==> v28 <==
==> flow/design.v <==
module uart_tx #(
    parameter BAUD_DIV = 434
) (
    input logic clk,
    input logic rst_n,
    input logic tx_start,
    input logic [7:0] data_in,
    output logic tx_busy,
    output logic tx
);
    logic [9:0] tx_shift;   
    logic [3:0] bit_count;
    logic [11:0] baud_counter;
    logic tx_active;
    always_ff @(posedge clk or negedge rst_n) begin
        if (!rst_n) begin
            tx_active <= 0;
            baud_counter <= 0;
            tx_busy <= 0;
            tx <= 1;   
        end else begin
            if (tx_start && !tx_active) begin
                tx_active <= 1;
                tx_shift <= {1'b1, data_in, 1'b0};   
                baud_counter <= BAUD_DIV;
                bit_count <= 0;
                tx_busy <= 1;
            end else if (tx_active) begin
                if (baud_counter == 0) begin
                    baud_counter <= BAUD_DIV;
                    tx <= tx_shift[0];   
                    tx_shift <= {1'b1, tx_shift[9:1]};   
                    bit_count <= bit_count + 1;
                    if (bit_count == 9) begin   
                        tx_active <= 0;
                        tx_busy <= 0;
                    end
                end else begin
                    baud_counter <= baud_counter - 1;
                end
            end
        end
    end
endmodule
module uart_rx #(
    parameter BAUD_DIV = 434   
) (
    input logic clk,
    input logic rst_n,
    input logic rx,
    output logic [7:0] data_out,
    output logic data_valid,
	 	output logic [7:0] leds
);
    logic [11:0] baud_counter;
    logic [3:0] bit_count;
    logic [7:0] rx_shift;
    logic rx_active;
    always_ff @(posedge clk or negedge rst_n) begin
        if (!rst_n) begin
            baud_counter <= 0;
            bit_count <= 0;
            rx_active <= 0;
            data_valid <= 0;
            rx_shift <= 8'b0;   
        end else begin
            if (!rx_active && !rx) begin
                rx_active <= 1;
                baud_counter <= BAUD_DIV / 2;
                bit_count <= 0;
                rx_shift <= 8'b0;   
            end else if (rx_active) begin
                if (baud_counter == 0) begin
                    baud_counter <= BAUD_DIV;
                    if (bit_count < 9) begin
                        rx_shift <= {rx, rx_shift[7:1]};   
                        bit_count <= bit_count + 1;
                    end else begin
                        rx_active <= 0;
                        data_out <= rx_shift;  
								leds <= rx_shift;
                        data_valid <= 1;
                    end
                end else begin
                    baud_counter <= baud_counter - 1;
                end
            end else begin
                data_valid <= 0;
            end
        end
    end
endmodule
module uart_edge_detection (
    input logic clk,           
    input logic rst_n,         
    input logic uart_rx,       
    output logic uart_tx,      
    output logic led_rx,       
    output logic led_tx,       
    output logic data_ready    
);
    parameter CLOCK_FREQ = 50000000;    
    parameter BAUD_RATE  = 115200;
    parameter BAUD_DIV   = CLOCK_FREQ / BAUD_RATE;
    parameter THRESHOLD  = 4;           
    logic [7:0] rx_data;
    logic rx_done;
    logic [7:0] processed_data;
    logic tx_start;
    logic tx_busy;
    logic [7:0] image_data [0:63];     
    logic [7:0] conv_result [0:35];    
    logic [5:0] rx_counter;            
    logic [5:0] tx_counter;            
    typedef enum logic [1:0] {IDLE, RECEIVE, PROCESS, SEND} state_t;
    state_t state, next_state;
    uart_rx #(
        .BAUD_DIV(BAUD_DIV)
    ) uart_receiver (
        .clk(clk),
        .rst_n(rst_n),
        .rx(uart_rx),
        .data_out(rx_data),
        .data_valid(rx_done)
    );
    uart_tx #(
        .BAUD_DIV(BAUD_DIV)
    ) uart_transmitter (
        .clk(clk),
        .rst_n(rst_n),
        .tx_start(tx_start),
        .data_in(processed_data),
        .tx_busy(tx_busy),
        .tx(uart_tx)
    );
    always_ff @(posedge clk or negedge rst_n) begin
        if (!rst_n)
            state <= IDLE;
        else
            state <= next_state;
    end
    always_comb begin
        case (state)
            IDLE:      next_state = (rx_done) ? RECEIVE : IDLE;
            RECEIVE:   next_state = (rx_counter == 6'd63 && rx_done) ? PROCESS : RECEIVE;
            PROCESS:   next_state = SEND;
            SEND:      next_state = (tx_counter == 6'd36 && !tx_busy) ? IDLE : SEND;
            default:   next_state = IDLE;
        endcase
    end
    always_ff @(posedge clk or negedge rst_n) begin
        if (!rst_n) begin
            rx_counter <= 6'd0;
        end else if ((state == IDLE || state == RECEIVE) && rx_done) begin
            image_data[rx_counter] <= rx_data;
            rx_counter <= rx_counter + 1;
        end else if (state == IDLE) begin
            rx_counter <= 6'd0;
        end
    end
    integer i, j, k, l;
    reg [3:0] sum;
    always_ff @(posedge clk or negedge rst_n) begin
        if (!rst_n) begin
            for (i = 0; i < 36; i = i + 1)
                conv_result[i] <= 8'd0;
        end else if (state == PROCESS) begin
            for (i = 0; i < 6; i = i + 1) begin
                for (j = 0; j < 6; j = j + 1) begin
                    sum = 0;
                    for (k = 0; k < 3; k = k + 1) begin
                        for (l = 0; l < 3; l = l + 1) begin
                            sum = sum + image_data[(i + k) * 8 + (j + l)][0];
                        end
                    end
                    conv_result[i * 6 + j] <= (sum >= THRESHOLD) ? 8'b1 : 8'b0;
                end
            end
        end
    end
    always_ff @(posedge clk or negedge rst_n) begin
        if (!rst_n) begin
            tx_counter <= 6'd0;
            tx_start <= 1'b0;
            processed_data <= 8'd0;
        end else if (state == SEND) begin
            if (!tx_busy && !tx_start) begin
                tx_start <= 1'b1;
                processed_data <= conv_result[tx_counter];
                tx_counter <= tx_counter + 1;
            end else if (tx_start && tx_busy) begin
                tx_start <= 1'b0;
            end
        end else begin
            tx_counter <= 6'd0;
            tx_start <= 1'b0;
        end
    end
    always_ff @(posedge clk or negedge rst_n) begin
        if (!rst_n) begin
            led_rx <= 1'b0;
            led_tx <= 1'b0;
            data_ready <= 1'b0;
        end else begin
            led_rx <= (state == RECEIVE) ? rx_done : 1'b0;
            led_tx <= (state == SEND) ? ~tx_busy : 1'b0;
            data_ready <= (state == SEND);  
        end
    end
endmodule
==> flow/run.sh <==
#!/bin/bash
# the make line also repeats each setting of config.mk as NAME=value (left out here)
make -C /OpenROAD-flow-scripts/flow DESIGN_CONFIG=/design/flow/config.mk WORK_HOME=/design/flow/orfs CLKGATE_MAP_FILE= finish
==> flow/config.mk <==
export PLATFORM = sky130hd
export DESIGN_NAME = uart_edge_detection
export DESIGN_NICKNAME = uart_edge_detection
export VERILOG_FILES = /design/flow/design.v
export SDC_FILE = /design/flow/constraint.sdc
export NUM_CORES = 4
export LEC_CHECK = 0
export CAP_MARGIN = 35
export CELL_PAD_IN_SITES_DETAIL_PLACEMENT = 1
export CELL_PAD_IN_SITES_GLOBAL_PLACEMENT = 0
export CORE_MARGIN = 2
export CORE_UTILIZATION = 58
export CTS_CLUSTER_DIAMETER = 240
export CTS_CLUSTER_SIZE = 99
export HOLD_SLACK_MARGIN = 0.11
export PLACE_DENSITY = 0.89
export SLEW_MARGIN = 20
export TNS_END_PERCENT = 15
==> flow/constraint.sdc <==
create_clock -name core_clock -period 3.81 [get_ports {clk}]
set_input_delay 0.7620 -clock core_clock [delete_from_list [all_inputs] [get_ports {clk}]]
set_output_delay 0.7620 -clock core_clock [all_outputs]
set_load 0.01 [all_outputs]
==> inputs of v19, as changes to v28 <==
Settings changed: CELL_PAD_IN_SITES_DETAIL_PLACEMENT 1 to 0, CORE_UTILIZATION 58 to 72, CTS_CLUSTER_SIZE 99 to 21, HOLD_SLACK_MARGIN 0.11 to default, PLACE_DENSITY 0.89 to default, PLACE_DENSITY_LB_ADDON from default to 0.0, SETUP_SLACK_MARGIN from default to 0.44, TNS_END_PERCENT 15 to default.
==> flow/constraint.sdc (replaced) <==
create_clock -name core_clock -period 3.19 [get_ports {clk}]
set_input_delay 0.6380 -clock core_clock [delete_from_list [all_inputs] [get_ports {clk}]]
set_output_delay 0.6380 -clock core_clock [all_outputs]
set_load 0.01 [all_outputs]
==> reports/results.env <==
DIE_WIDTH_UM=136
R2R_SETUP_SLACK_NS=0.14
FIN_UTIL_PCT=84.3
RUN_STATUS='no timing/DRC/antenna violations'
TOP_LAYER='met4'
DIEHEIGHT_UM=136
FINAL.SETUP_SKEW_NS=0.00917
(the above is from v19)
==> reports/results.env <==
DESIGN_AREA_UM2=13700
DIE_WIDTH_UM=152
FINAL.SETUP_SKEW_NS=0.0135
RUN_STATUS='complete, but fails checks'
VIOLATIONS='setup timing'
FIN_UTIL_PCT=64.4
DIEHEIGHT_UM=152
ANTENNA_FOUND_INITIAL=3
COMBINATIONAL_POWER_SHARE_PCT=5.9
REPORT.FINAL.SETUP_VIOL=3
PLACED_AREA_UM2=13000
TOP_LAYER='met5'
FINALWORSTSETUPSLACK_NS=-0.233
R2R_SETUP_SLACK_NS=-0.23
(the above is from v28)

==> ember: inputs <==
Starts from the design.v that is shown in full above.
clock: 20.0 ns
lec_check: 0
cap_margin: 20
cell_pad_in_sites_global_placement: 2
core_margin: 2
core_utilization: 67
cts_cluster_diameter: 224
gpl_timing_driven: 0
min_routing_layer: met2
setup_slack_margin: 5.0
slew_margin: 0
tns_end_percent: 15
run.sh (not shown) runs the stock make flow with config.mk's settings and CLKGATE_MAP_FILE=.
==> tundra: changes against ember <==
==> flow/config.mk (replaced) <==
export PLATFORM = sky130hd
export DESIGN_NAME = uart_edge_detection
export DESIGN_NICKNAME = uart_edge_detection
export VERILOG_FILES = /design/flow/design.v
export SDC_FILE = /design/flow/constraint.sdc
export NUM_CORES = 4
export LEC_CHECK = 0
export ABC_AREA = 1
export CAP_MARGIN = 20
export CORE_ASPECT_RATIO = 0.5
export CORE_MARGIN = 7
export CORE_UTILIZATION = 59
export CTS_CLUSTER_DIAMETER = 282
export CTS_CLUSTER_SIZE = 99
export SETUP_SLACK_MARGIN = 5.0
export SLEW_MARGIN = 20
export TNS_END_PERCENT = 20
==> GITHUB_STEP_SUMMARY <==
## Implementation flow summary

| Metric | Value |
|---|---|
| Outcome | `stopped before the end` |
| Halt Stage | `global placement without I/O` |
| Tool error | `[ERROR GPL-0301] Utilization 110.075 % exceeds 100%.` |
| Simple share | `0.1160` |
| Core Util at FP | `0.6800` |
| Mapped Area | `12,630 µm²` |
| Xor+xnor area frac | `0.01248` |
The numbers above come from ember.

==> GITHUB_STEP_SUMMARY <==
### Flow metrics

| Metric | Value |
|---|---|
| Max rail drop VDD | `roughly 0.045 mV` |
| Unique cell types | `45` |
| Xor+xnor area frac | `0.007571` |
| Total grt overflow | `0` |
| WP data arrival | `just over 6 ns` |
| GRT met2 Usage | `0.3365` |
| Final total power | `a little over 700 µW` |
| Simple share | `0.1290` |
| Mapped Area | `about 13,000 µm²` |
| Outcome | `no timing/DRC/antenna violations` |
The numbers above come from tundra.

Power is estimated from default activity; no workload was simulated.
